## the previous run
## TNS_dec_33
module TNS_dec_33(
    input wire clk,
    input wire rst_n,
    input wire [32:0] codein,
    output reg [30 - 1 : 0] dataout
    );
    wire [30 - 1 : 0] dataout_wire;
    assign dataout_wire = (codein[32]*847425747) + (codein[31]*564950498) + (codein[30]*282475249) + 
                    (codein[29]*121060821) + (codein[28]*80707214) + (codein[27]*40353607) + 
                    (codein[26]*17294403) + (codein[25]*11529602) + (codein[24]*5764801) + 
                    (codein[23]*2470629) + (codein[22]*1647086) + (codein[21]*823543) + 
                    (codein[20]*352947) + (codein[19]*235298) + (codein[18]*117649) + (codein[17]*50421) + (codein[16]*33614) + 
                    (codein[15]*16807) + (codein[14]*7203) + (codein[13]*4802) + (codein[12]*2401) + (codein[11]*1029) +
                    (codein[10]*686) + (codein[9]*343) + (codein[8]*147) + (codein[7]*98) + (codein[6]*49) +
                    (codein[5]*21) + (codein[4]*14) + (codein[3]*7) + (codein[2]*3) + (codein[1]*2) +
                    (codein[0]*1);
    always @(posedge clk or negedge rst_n) begin
        if (~rst_n) begin
            dataout <= 0;
        end
        else begin
            dataout <= dataout_wire;
        end
    end
endmodule
make LEC_CHECK=0 ABC_AREA=0 CAP_MARGIN=10 CELL_PAD_IN_SITES_DETAIL_PLACEMENT=0 CELL_PAD_IN_SITES_GLOBAL_PLACEMENT=0 CORE_MARGIN=2 CORE_UTILIZATION=35 CTS_CLUSTER_DIAMETER=276 CTS_CLUSTER_SIZE=89 GPL_TIMING_DRIVEN=0 MAX_ROUTING_LAYER=met5 MIN_ROUTING_LAYER=met2 PLACE_DENSITY_LB_ADDON=0.28 SETUP_SLACK_MARGIN=1.61 SLEW_MARGIN=20 TNS_END_PERCENT=85 finish   # period 6.48 ns
run.sh (not shown) runs the stock make flow with config.mk's settings and CLKGATE_MAP_FILE=.
The previous run finished all stages; layout check result: FAIL, due to setup timing.
Here is what was changed in the inputs of the current run compared with the previous run.
# the previous run
export LEC_CHECK = 0
export ABC_AREA = 0
export CAP_MARGIN = 10
export CELL_PAD_IN_SITES_DETAIL_PLACEMENT = 0
export CELL_PAD_IN_SITES_GLOBAL_PLACEMENT = 0
export CORE_MARGIN = 2
export CORE_UTILIZATION = 35
export CTS_CLUSTER_DIAMETER = 276
export CTS_CLUSTER_SIZE = 89
export GPL_TIMING_DRIVEN = 0
export MAX_ROUTING_LAYER = met5
export MIN_ROUTING_LAYER = met2
export PLACE_DENSITY_LB_ADDON = 0.28
export SETUP_SLACK_MARGIN = 1.61
export SLEW_MARGIN = 20
export TNS_END_PERCENT = 85
create_clock -name core_clock -period 6.48 [get_ports {clk}]
# the current run
export LEC_CHECK = 0
export ABC_AREA = 0
export CAP_MARGIN = 20
export CORE_MARGIN = 2
export CORE_UTILIZATION = 72
export HOLD_SLACK_MARGIN = -0.08
export SLEW_MARGIN = 20
create_clock -name core_clock -period 7.04 [get_ports {clk}]
### Flow results
Status(the current run) = ERROR, stage = global routing (5_1_grt)
Although the previous run finished all stages, its layout failed final checks on setup timing.
Delta (the current run minus the previous run): count of mapped cells out of synthesis about even; routability congestion estimate rose 10%; detailed-placement wirelength estimate rose about 30%.
On yosys stat chip area, the previous run and the current run are neck and neck.
Re adder-cell share of the synthesized area: no difference whatsoever between the current run and the previous run.
The previous run → the current run: proportion of register bits with asynchronous set or reset after synthesis held steady, number of buffers added by the clock tree synthesis step held steady, core outline area shrank by 52%.
Against the previous run, the current run reports a total cell area at the placement stage that is higher.
Re full die area: the current run is 50% down on the previous run.


Starting RTL as in the previous note.
==> flow/config.mk <==
export PLATFORM = sky130hd
export DESIGN_NAME = TNS_dec_33
export DESIGN_NICKNAME = TNS_dec_33
export VERILOG_FILES = /design/flow/design.v
export SDC_FILE = /design/flow/constraint.sdc
export NUM_CORES = 4
export LEC_CHECK = 0
export ABC_AREA = 1
export CAP_MARGIN = 30
export CORE_MARGIN = 2
export CORE_UTILIZATION = 72
export CTS_CLUSTER_SIZE = 76
export HOLD_SLACK_MARGIN = 0.3
export SETUP_SLACK_MARGIN = -0.38
export SLEW_MARGIN = 20
==> flow/constraint.sdc <==
create_clock -name core_clock -period 4.89 [get_ports {clk}]
set_input_delay 0.9780 -clock core_clock [delete_from_list [all_inputs] [get_ports {clk}]]
set_output_delay 0.9780 -clock core_clock [all_outputs]
set_load 0.01 [all_outputs]
The baseline failed in global routing.
==> next run, changes <==
CAP_MARGIN = 0   (was 30)
CTS_CLUSTER_SIZE = unset   (was 76)
HOLD_SLACK_MARGIN = unset   (was 0.3)
SETUP_SLACK_MARGIN = 1.56   (was -0.38)
clock period = 5.47 ns   (was 4.89 ns; I/O delays follow)
After rerunning:
- The changed run did not get past global routing, error GRT-0116
- die area stays the same
- synthesized cell count does not change
- synthesized area stays the same
==> next run, changes <==
ABC_AREA = unset   (was 1)
CAP_MARGIN = 20   (was 0)
CORE_UTILIZATION = 59   (was 72)
SETUP_SLACK_MARGIN = unset   (was 1.56)
clock period = 5.56 ns   (was 5.47 ns; I/O delays follow)
=>
- The new run completed, yet does not pass: setup timing
- die size increases by 14%
- area after synthesis decreases by 6.4%
- synthesized cell count decreases by 20%
==> next run, changes <==
ABC_AREA = 1   (was unset)
CORE_UTILIZATION = 66   (was 59)
clock period = 15.5 ns   (was 5.56 ns; I/O delays follow)
After rerunning:
- The new run produced a clean layout
- die size fell by a few percent
- first-iteration DRC count rose by well over a third
==> next run, changes <==
HOLD_SLACK_MARGIN = -0.09   (was unset)
clock period = 6.58 ns   (was 15.5 ns; I/O delays follow)
Result:
- With this change the flow finished but fails on setup timing
- routed wire length increases by 19%
- final area increases by 17%
- final cell count rises by 11%
- synthesized area is unchanged
- hold slack is worse by 1.8 ns
- core utilization came out higher by 12 points
- first-iteration DRC count grows by 20%
- critical path depth is unchanged


== job 3831 ==
Starting RTL as in the previous note.
Settings: LEC_CHECK=0, ABC_AREA=1, CAP_MARGIN=30, CORE_MARGIN=2, CORE_UTILIZATION=68, HOLD_SLACK_MARGIN=0.3, SLEW_MARGIN=20; clock period 6.55 ns.
STATUS run=job 3831 STAGES=ALL_DONE FINAL_CHECKS=FAILED CAUSE=setup timing
For job 2633, these inputs were changed with respect to job 3831:
- removing HOLD_SLACK_MARGIN (formerly 0.3)
- changing CAP_MARGIN from 30 to 20
- changing CORE_UTILIZATION from 68 to 25
- changing the clock period (ns, I/O delays scaled along) from 6.55 to 8.8
Findings:
Job 2633 was carried through to the last stage, and its layout satisfied the timing, DRC and antenna checks.
Compared with job 3831, job 2633 shows global routing met1 resource utilization lower by 34 points.
Summary of the comparison: number of non-clock buffers is lower in job 2633, relative to job 3831.
Job 2633: hold slack 450 ps above job 3831
codein[22] as the start point of the critical path was reported by job 2633, and codein[9] by job 3831.
Relative to job 2633, the following input files were edited for job 733:
- CORE_UTILIZATION: 25 -> 66
- the clock period (ns, I/O delays scaled along): 8.8 -> 7.68
### Flow results
The count of clock-buffer cells in the layout in job 733 sits 1 below the value recorded for job 2633.
Compared with job 2633, job 733 shows tally of filler cells in the layout that has gone down by more than half.
Least setup slack across all paths after layout for job 733 is lower than for job 2633.
Compared with job 2633, job 733 shows total wire length after detailed routing lower by about 10%.
Re area growth from synthesis to layout: job 733 is 1.1 points down on job 2633.
Comparing job 2633 against job 733, there is no change at all in post-synthesis share of cell area spent on xor and xnor gates.
The inputs of job 9234 differ from those of job 733 as listed below.
- changing ABC_AREA from 1 to 0
- setting HOLD_SLACK_MARGIN to -0.09 for the first time
- changing CORE_UTILIZATION from 66 to 72
- changing the clock period (ns, I/O delays scaled along) from 7.68 to 6.58
==> results <==
Job 9234 terminated abnormally: global routing (5_1_grt) reported GRT-0116. Post-detailed-placement cell area up 3.2% in job 9234 wrt job 733. Looking at post-synthesis share of cell area spent on and-or and or-and gates, job 9234 sits above job 733. On post-cts hold buffer count, job 9234 tracks job 733 almost exactly. Cmp job 9234 vs job 733: floorplan die width lower in job 9234. [compare] base=job 733 new=job 9234: die size shows a reduction of 0.0023 mm²; synthesized area has decreased; cell count in the Yosys report saw a decrease; cell row count shrank by 4. [compare] base=job 733 new=job 9234: sequential area share after synthesis saw an increase, area figure in the yosys stat output dropped 6.4%. Of job 733 and job 9234, the lower share of the synthesized netlist area taken by xor and xnor gates belongs to job 733.
For job 2926, these inputs were changed with respect to job 9234:
- ABC_AREA: 0 -> 1
- HOLD_SLACK_MARGIN: -0.09 -> unset
- CORE_UTILIZATION: 72 -> 52
- the clock period (ns, I/O delays scaled along): 6.58 -> 6.28
Findings:
- Of job 2926 and job 9234, only job 9234 never reached the final stage.
- Job 2926 finished all stages; layout check result: FAIL, due to setup timing.
- Job 9234 did not finish; the tool stopped in global routing (5_1_grt) with error GRT-0116.
- What job 2926 reported for width of the chip has to be multiplied by 0.827 to get the figure for job 9234.
- Of the two candidates, job 9234 has the better post-synthesis instance area and job 2926 the worse one.
- In job 2926 relative to job 9234, synthesized cell count had gone up by more than 10%.
- On basic-gate share of the synthesized area counting and, or, nand and nor cells: job 2926 sits above job 9234.
- Relative to job 9234, area reported by Yosys stat increased by 6.9% in job 2926.
Input changes introduced in job 1366 (baseline for comparison: job 2926):
- ABC_AREA changed from 1 to 0
- CORE_UTILIZATION changed from 52 to 70
- the clock period (ns, I/O delays scaled along) changed from 6.28 to 6.7
- Job 1366: aborted in global routing (5_1_grt) (tool error)
- | job 2926 | all stages done | FAIL | setup timing |
- Per the comparison of job 1366 with job 2926, placed wire-length estimate climbed 1100 µm; net count entering floorplan shows a reduction of 14%; chip area in the Yosys report went down by 650 µm²; post-placement cell area -6.1%; yosys cell count fell by 223.
- Compared with job 2926, in job 1366 number of core rows fell 18%; overall chip area fell 30%; vertical die size fell about 16%; post-synthesis cell count fell 20%; xor and xnor area share after synthesis rose 0.92 points.
- Fraction of the yosys area taken by sequential cells was higher in job 1366 than in job 2926.
